## lane 1
## alu_design
module alu_design #(parameter W = 8)(
    input clk, rst, mode, ce, cin,
    input [1:0] inp_valid,
    input [7:0] opa, opb,
    input [3:0] cmd,
    output reg err, ov, cout, g, l, e,
    output reg [15:0] res
);
Size: about 11000 sq um of cells after synthesis.
clock: 5.45 ns
lec_check: 0
cap_margin: 10
core_aspect_ratio: 0.89
core_margin: 7
core_utilization: 49
cts_cluster_diameter: 238
cts_cluster_size: 98
gpl_timing_driven: 1
max_routing_layer: met5
min_routing_layer: met1
place_density: 0.35
setup_slack_margin: 0.3
slew_margin: 20
tns_end_percent: 15
run.sh (not shown) runs the stock make flow with config.mk's settings and CLKGATE_MAP_FILE=.
What lane 2 does differently from lane 1 at the input level:
- SETUP_SLACK_MARGIN no longer set, was 0.3
- PLACE_DENSITY no longer set, was 0.35
- MIN_ROUTING_LAYER no longer set, was met1
- TNS_END_PERCENT no longer set, was 15
- CORE_MARGIN now 2, was 7
- CORE_UTILIZATION now 40, was 49
- PLACE_DENSITY_LB_ADDON now 0.09, previously not set
- MAX_ROUTING_LAYER no longer set, was met5
- GPL_TIMING_DRIVEN no longer set, was 1
- CORE_ASPECT_RATIO no longer set, was 0.89
- CTS_CLUSTER_SIZE no longer set, was 98
- CAP_MARGIN now 20, was 10
- the clock period (ns, I/O delays scaled along) now 7.0, was 5.45
==> comparison <==
Lane 2 ended with every stage complete and zero timing, DRC or antenna violations.
Lane 2 vs. lane 1: routed wire length went down by about 4%.
Against lane 1, die size in lane 2 came out worse.
Critical path depth, lane 1 and lane 2: larger value in lane 2
On lane 2: total non-filler cell area in the finished layout is 6.6% lower than what lane 1 gave.
Against lane 1, lane 2 comes in 1.08 ns higher on worst endpoint data arrival time.
Reported for lane 1 and lane 2, number of sinks on the clock net turned out identical to the last digit.
Normalized max-slew margin: lane 2 vs lane 1 down 15 points
Compared with lane 1, in lane 2 transition time at the pin with the least slew margin increased by 0.23 ns relative to the old numbers; share of the final layout cell area in sequential cells shows an increase of 0.55 points; minimum setup slack in the final design increased by 0.41 ns relative to the old numbers.
### lane 2 -> lane 3
- CORE_UTILIZATION changed from 40 to 65
- PLACE_DENSITY_LB_ADDON changed from 0.09 to 0.0
- CTS_CLUSTER_DIAMETER removed (was 238)
- the clock period (ns, I/O delays scaled along) changed from 7.0 to 5.71
### Flow results
- In the tables for lane 2 and lane 3, core utilization at floorplan reads lower with lane 2.
- In lane 3 the number of inserted diodes turned out 1 lower than in lane 2.
- Number of vias per cell after detailed routing, lane 2 and lane 3: lower on lane 2
- Comparing lane 2 and lane 3, the lower number of clock buffer instances in the layout is on lane 3.
--- input diff lane 3..lane 4 ---
- setting CTS_CLUSTER_SIZE to 26 for the first time
- changing CORE_UTILIZATION from 65 to 40
- changing CORE_MARGIN from 2 to 4
- removing PLACE_DENSITY_LB_ADDON (formerly 0.0)
- setting CTS_CLUSTER_DIAMETER to 395 for the first time
- changing the clock period (ns, I/O delays scaled along) from 5.71 to 7.0
### Flow results
Going from lane 3 to lane 4, number of vias per cell after detailed routing shrank by more than 10%. In summary, lane 4 completed successfully, with a layout that passed the timing, design-rule and antenna checks. Sequential share of layout area: higher on lane 4. The lower wire length on met3 of lane 3 and lane 4 is in lane 4. A uppermost metal layer occupied by signal nets of met4 is what lane 4 shows, while met5 belongs to lane 3. In terms of cts-stage hold buffer count, lane 3 and lane 4 differ only marginally.
Input-level comparison between lane 5 and lane 4:
- putting CELL_PAD_IN_SITES_DETAIL_PLACEMENT at 2 where nothing was set
- swapping 395 for 166 in CTS_CLUSTER_DIAMETER
- swapping 26 for 86 in CTS_CLUSTER_SIZE
- putting PLACE_DENSITY_LB_ADDON at 0.09 where nothing was set
- putting SETUP_SLACK_MARGIN at -0.27 where nothing was set
- swapping 4 for 2 in CORE_MARGIN
- putting GPL_ROUTABILITY_DRIVEN at 1 where nothing was set
- putting ABC_AREA at 1 where nothing was set
- swapping 20 for 30 in CAP_MARGIN
==> results <==
Total power of lane 5 exceeds that of lane 4 slightly.
[lane 5] transition at the pin with the smallest max-transition slack fell 0.029 ns relative to lane 4
Compared with lane 4, lane 5 shows a lower setup slack.


The RTL this note starts from:
==> flow/design.v <==
module alu_design #(parameter W = 8)(
    input clk, rst, mode, ce, cin,
    input [1:0] inp_valid,
    input [7:0] opa, opb,
    input [3:0] cmd,
    output reg err, ov, cout, g, l, e,
    output reg [15:0] res
);
parameter INV_INP = 2'b00, OPA_VALID = 2'b01, OPB_VALID = 2'b10, OPA_AND_OPB_VALID = 2'b11;
reg [7:0] opa_p, opb_p;
reg [3:0] cmd_p;
reg [1:0] valid_p;
reg mode_p, cin_p;
reg [15:0] res_p;
reg cout_p, ov_p, g_p, l_p, e_p, err_p;
always @(posedge clk or posedge rst) begin
    if (rst) begin
        opa_p <= 0;
        opb_p <= 0;
        cmd_p <= 0;
        valid_p <= 0;
        cin_p <= 0;
        mode_p <= 0;
    end else if (ce) begin
        opa_p <= opa;
        opb_p <= opb;
        cmd_p <= cmd;
        valid_p <= inp_valid;
        cin_p <= cin;
        mode_p <= mode;
    end
end
always @(*) begin
    res_p = 0;
    err_p = 0;
    cout_p = 0;
    ov_p = 0;
    g_p = 0;
    l_p = 0;
    e_p = 0;
    if (ce) begin
        if (mode_p == 1) begin
            case (valid_p)
                INV_INP: begin
                    res_p = 0;
                    err_p = 1;
                end
                OPA_VALID: begin
                    case (cmd_p)
                        4'b0100: begin
                            res_p = opa_p + 1;
                            cout_p = res_p[8];
                        end
                        4'b0101: begin
                            res_p = opa_p - 1;
                            ov_p = res_p[8];
                        end
                        default: err_p = 1;
                    endcase
                end
                OPB_VALID: begin
                    case (cmd_p)
                        4'b0110: begin
                            res_p = opb_p + 1;
                            cout_p = res_p[8];
                        end
                        4'b0111: begin
                            res_p = opb_p - 1;
                            ov_p = res_p[8];
                        end
                        default: err_p = 1;
                    endcase
                end
                OPA_AND_OPB_VALID: begin
                    case (cmd_p)
                        4'b0000: begin
                            res_p = opa_p + opb_p;
                            cout_p = res_p[8];
                        end
                        4'b0001: begin
                            res_p = opa_p - opb_p;
                            ov_p = res_p[8];
                        end
                        4'b0010: begin
                            res_p = opa_p + opb_p + cin_p;
                            cout_p = res_p[8];
                        end
                        4'b0011: begin
                            res_p = opa_p - opb_p - cin_p;
                            ov_p = res_p[8];
                        end
                        4'b1000: begin
                            g_p = (opa_p > opb_p);
                            l_p = (opa_p < opb_p);
                            e_p = (opa_p == opb_p);
                        end
                        4'b1001: begin
                            res_p = (opa_p + 1) * (opb_p + 1);
                        end
                        4'b1010: begin
                            res_p = (opa_p << 1) * opb_p;
                        end
                        4'b1011: begin
                            res_p = $signed(opa_p) + $signed(opb_p);
                            ov_p = (($signed(opa_p) > 0) && ($signed(opb_p) > 0) && ($signed(res_p[7:0]) < 0)) ||
                                   (($signed(opa_p) < 0) && ($signed(opb_p) < 0) && ($signed(res_p[7:0]) > 0));
                        end
                        4'b1100: begin
                            res_p = $signed(opa_p) - $signed(opb_p);
                            ov_p = (($signed(opa_p) > 0) && ($signed(opb_p) < 0) && ($signed(res_p[7:0]) < 0)) ||
                                   (($signed(opa_p) < 0) && ($signed(opb_p) > 0) && ($signed(res_p[7:0]) > 0));
                        end
                        default: err_p = 1;
                    endcase
                end
                default: err_p = 1;
            endcase
        end else begin
            case (valid_p)
                INV_INP: begin
                    res_p = 0;
                    err_p = 1;
                end
                OPA_VALID: begin
                    case (cmd_p)
                        4'b0110: res_p = ~opa_p;
                        4'b1000: res_p = opa_p >> 1;
                        4'b1001: res_p = opa_p << 1;
                        default: err_p = 1;
                    endcase
                end
                OPB_VALID: begin
                    case (cmd_p)
                        4'b0111: res_p = ~opb_p;
                        4'b1010: res_p = opb_p >> 1;
                        4'b1011: res_p = opb_p << 1;
                        default: err_p = 1;
                    endcase
                end
                OPA_AND_OPB_VALID: begin
                    case (cmd_p)
                        4'b0000: res_p = opa_p & opb_p;
                        4'b0010: res_p = opa_p | opb_p;
                        4'b0001: res_p = ~(opa_p & opb_p);
                        4'b0011: res_p = ~(opa_p | opb_p);
                        4'b0100: res_p = opa_p ^ opb_p;
                        4'b0101: res_p = ~(opa_p ^ opb_p);
                        4'b1100: begin
                            if (|opb_p[7:4]) err_p = 1;
                            else res_p = (opa_p << opb_p[2:0]) | (opa_p >> (8 - opb_p[2:0]));
                        end
                        4'b1101: begin
                            if (|opb_p[7:4]) err_p = 1;
                            else res_p = (opa_p >> opb_p[2:0]) | (opa_p << (8 - opb_p[2:0]));
                        end
                        default: err_p = 1;
                    endcase
                end
                default: err_p = 1;
            endcase
        end
    end
end
always @(posedge clk or posedge rst) begin
    if (rst) begin
        res <= 0;
        cout <= 0;
        ov <= 0;
        g <= 0;
        l <= 0;
        e <= 0;
        err <= 0;
    end else if (ce) begin
        res <= res_p;
        cout <= cout_p;
        ov <= ov_p;
        g <= g_p;
        l <= l_p;
        e <= e_p;
        err <= err_p;
    end
end
endmodule
make LEC_CHECK=0 ABC_AREA=1 CAP_MARGIN=20 CORE_MARGIN=2 CORE_UTILIZATION=72 CTS_CLUSTER_DIAMETER=391 CTS_CLUSTER_SIZE=99 PLACE_DENSITY=0.38 SETUP_SLACK_MARGIN=0.64 SLEW_MARGIN=20 TNS_END_PERCENT=5 finish   # period 2.15 ns
The baseline failed in clock tree synthesis (4_1_cts).
Rerun with:
==> flow/config.mk (replaced) <==
export PLATFORM = sky130hd
export DESIGN_NAME = alu_design
export DESIGN_NICKNAME = alu_design
export VERILOG_FILES = /design/flow/design.v
export SDC_FILE = /design/flow/constraint.sdc
export NUM_CORES = 4
export LEC_CHECK = 0
export CAP_MARGIN = 20
export CORE_MARGIN = 2
export CORE_UTILIZATION = 65
export HOLD_SLACK_MARGIN = 0.29
export PLACE_DENSITY_LB_ADDON = 0.0
export SETUP_SLACK_MARGIN = 1.63
export SLEW_MARGIN = 20
export TNS_END_PERCENT = 5
==> flow/constraint.sdc (replaced) <==
create_clock -name core_clock -period 5.71 [get_ports {clk}]
set_input_delay 1.1420 -clock core_clock [delete_from_list [all_inputs] [get_ports {clk}]]
set_output_delay 1.1420 -clock core_clock [all_outputs]
set_load 0.01 [all_outputs]
Effect: The changed run completed without violations. Area after synthesis went up by about 0.6%. Die size went up by 11%. Synthesized cell count went down by about 17%.
Rerun with:
--- a/flow/config.mk
+++ b/flow/config.mk
@@ -8,8 +8,8 @@
 export CAP_MARGIN = 20
 export CORE_MARGIN = 2
-export CORE_UTILIZATION = 65
-export HOLD_SLACK_MARGIN = 0.29
-export PLACE_DENSITY_LB_ADDON = 0.0
-export SETUP_SLACK_MARGIN = 1.63
+export CORE_UTILIZATION = 72
+export CTS_CLUSTER_DIAMETER = 391
+export CTS_CLUSTER_SIZE = 99
+export SETUP_SLACK_MARGIN = 0.63
 export SLEW_MARGIN = 20
 export TNS_END_PERCENT = 5
==> flow/constraint.sdc (replaced) <==
create_clock -name core_clock -period 2.15 [get_ports {clk}]
set_input_delay 0.4300 -clock core_clock [delete_from_list [all_inputs] [get_ports {clk}]]
set_output_delay 0.4300 -clock core_clock [all_outputs]
set_load 0.01 [all_outputs]
What happened: Now the flow ended with an error in clock tree synthesis (4_1_cts) (DPL-0033); synthesized area is unchanged; synthesized cell count stays the same; die area drops by 9.4%.


Setup of build 58:
// alu_design: RTL as listed in full above, without the edits since
Settings: LEC_CHECK=0, CAP_MARGIN=20, CORE_MARGIN=2, CORE_UTILIZATION=68, CTS_CLUSTER_DIAMETER=28, SLEW_MARGIN=20; clock period 5.56 ns.
Build 58 finished every stage; the final checks, however, were not passed, the failures being setup timing.
## Diff of input files: build 96 against build 58
# build 58
export LEC_CHECK = 0
export CAP_MARGIN = 20
export CORE_MARGIN = 2
export CORE_UTILIZATION = 68
export CTS_CLUSTER_DIAMETER = 28
export SLEW_MARGIN = 20
create_clock -name core_clock -period 5.56 [get_ports {clk}]
# build 96
export LEC_CHECK = 0
export CAP_MARGIN = 30
export CORE_MARGIN = 2
export CORE_UTILIZATION = 68
export CTS_CLUSTER_DIAMETER = 28
export SETUP_SLACK_MARGIN = -0.45
export SLEW_MARGIN = 20
create_clock -name core_clock -period 4.77 [get_ports {clk}]
## What came out
Of build 58 and build 96, none finishes clean. Layout checks on build 96: not met. Flow itself completed; violations: setup timing. Build 58 finished all stages; layout check result: FAIL, due to setup timing. Reported for build 58 and build 96, post-synthesis chip area from yosys turned out identical to the last digit. Per the comparison of build 96 with build 58, number of antenna violations at the first check in global routing increased 3, static leakage shows an increase of 7.6%, final standard cell area without fillers now sits higher, aggregate global-route resource usage now sits higher, maximum frequency lower. Re clock skew: build 96 is 0.0046 ns up on build 58. NOTE: worst-path maximum fanout in build 96 exceeds that of build 58. For clock latency on the worst-skew pair, build 96 and build 58 come out practically identical.
Relative to build 96, the following input files were edited for build 80:
# build 96
export LEC_CHECK = 0
export CAP_MARGIN = 30
export CORE_MARGIN = 2
export CORE_UTILIZATION = 68
export CTS_CLUSTER_DIAMETER = 28
export SETUP_SLACK_MARGIN = -0.45
export SLEW_MARGIN = 20
create_clock -name core_clock -period 4.77 [get_ports {clk}]
# build 80
export LEC_CHECK = 0
export ABC_AREA = 1
export CAP_MARGIN = 20
export CORE_MARGIN = 2
export CORE_UTILIZATION = 69
export SLEW_MARGIN = 20
create_clock -name core_clock -period 7.15 [get_ports {clk}]
### Flow results
Build 80: flow completed, timing, DRC and antenna clean. Complete run, failing final checks: build 96, reason setup timing. Non-clock buffer count: higher on build 96. Compared build 80 vs build 96, and via count of the first global-routing pass is down in build 80. Summary of build 80 over build 96: synthesized cell count +20%, part of the power in combinational logic -5.5 points, final period demand of the worst path +0.27 ns. Summary of build 80 over build 96: total met2 wirelength after detailed routing down 13%; setup slack of the worst register-to-register path up 2.11 ns; detailed-route via count down 646. Compared with build 96, in build 80 number of logic gates now larger; global routing met2 resource utilization now smaller; power consumption now smaller.
--- input diff build 80..build 25 ---
# build 80
export LEC_CHECK = 0
export ABC_AREA = 1
export CAP_MARGIN = 20
export CORE_MARGIN = 2
export CORE_UTILIZATION = 69
export SLEW_MARGIN = 20
create_clock -name core_clock -period 7.15 [get_ports {clk}]
# build 25
export LEC_CHECK = 0
export ABC_AREA = 1
export CAP_MARGIN = 0
export CORE_MARGIN = 2
export CORE_UTILIZATION = 72
export CTS_CLUSTER_SIZE = 10
export HOLD_SLACK_MARGIN = 0.28
export SLEW_MARGIN = 20
export TNS_END_PERCENT = 5
create_clock -name core_clock -period 3.81 [get_ports {clk}]
## What came out
- Build 80 | stages: all done | timing, DRC, antenna: all pass
- Build 25 is listed as incomplete: the tool reported an error in 5_1_grt and the run ended there.
- In the tables for build 80 and build 25, instance count after placement with tap cells included reads lower with build 80.
- Number of buffers inserted by hold repair at cts: build 25 vs build 80 — no meaningful difference
- Build 25 gives less core box area than build 80 did.
- Relative to build 80, the placement-stage worst setup slack of build 25 is lower by 2.81 ns.
- Build 25 vs. build 80: number of setup buffers added after CTS shows an increase of 45; width of the die shows a reduction of 2.7 um; sequential share of the synthesized area shows no meaningful change; count of cell types in the netlist shows no meaningful change.
### build 25 -> build 89
# build 25
export LEC_CHECK = 0
export ABC_AREA = 1
export CAP_MARGIN = 0
export CORE_MARGIN = 2
export CORE_UTILIZATION = 72
export CTS_CLUSTER_SIZE = 10
export HOLD_SLACK_MARGIN = 0.28
export SLEW_MARGIN = 20
export TNS_END_PERCENT = 5
create_clock -name core_clock -period 3.81 [get_ports {clk}]
# build 89
export LEC_CHECK = 0
export CAP_MARGIN = 20
export CORE_MARGIN = 2
export CORE_UTILIZATION = 65
export CTS_CLUSTER_DIAMETER = 35
export SETUP_SLACK_MARGIN = -0.39
export SLEW_MARGIN = 20
create_clock -name core_clock -period 5.07 [get_ports {clk}]
## What came out
- As for a clean layout from build 25 and build 89, there is none.
- Comparing build 25 and build 89, site row count is lower on build 25.
- Build 25 → build 89: core box area now sits higher; horizontal die dimension now sits higher.
- Against build 25, synthesized area in build 89 rose slightly.
- On sequential area share after synthesis, build 25 and build 89 are basically level.
- On post-placement cell count, the lower figure sits with build 89, not build 25.
- Going from build 25 to build 89, the die area was enlarged.
- Final HPWL from detailed placement, build 25 and build 89: smaller value in build 89
- Against build 25, build 89 comes in 17% lower on synthesized cell count.
- Against build 25, build 89 reports a cell resize tally after clock tree synthesis that is lower.
Modified inputs, build 97 compared to build 89
# build 89
export LEC_CHECK = 0
export CAP_MARGIN = 20
export CORE_MARGIN = 2
export CORE_UTILIZATION = 65
export CTS_CLUSTER_DIAMETER = 35
export SETUP_SLACK_MARGIN = -0.39
export SLEW_MARGIN = 20
create_clock -name core_clock -period 5.07 [get_ports {clk}]
# build 97
export LEC_CHECK = 0
export CAP_MARGIN = 0
export CORE_MARGIN = 2
export CORE_UTILIZATION = 72
export CTS_CLUSTER_DIAMETER = 105
export PLACE_DENSITY = 0.36
export SETUP_SLACK_MARGIN = 1.16
export SLEW_MARGIN = 20
create_clock -name core_clock -period 5.83 [get_ports {clk}]
Notes after the runs:
Build 89 -> build 97: net count after synthesis delta 0, exact match
Relative to build 89, die area has decreased by about 9% in build 97.
The flow ended early for build 97: it failed with a tool error in 5_1_grt.
Compared with build 89, build 97 shows core utilization before placement higher by 6.6 points.
Taking build 89 as the reference, in build 97 height of the chip down about 5%, average size of a mapped cell about even, post-CTS setup buffer count increased by 34 relative to the old numbers, number of unique standard cell types used by synthesis held steady.
[compare] base=build 89 new=build 97: number of placement rows decreased by 4.3% relative to the old numbers; flip-flop and latch count after synthesis closely matched the old numbers.
Power figures rest on the tool's default switching activity, not on a simulated workload.
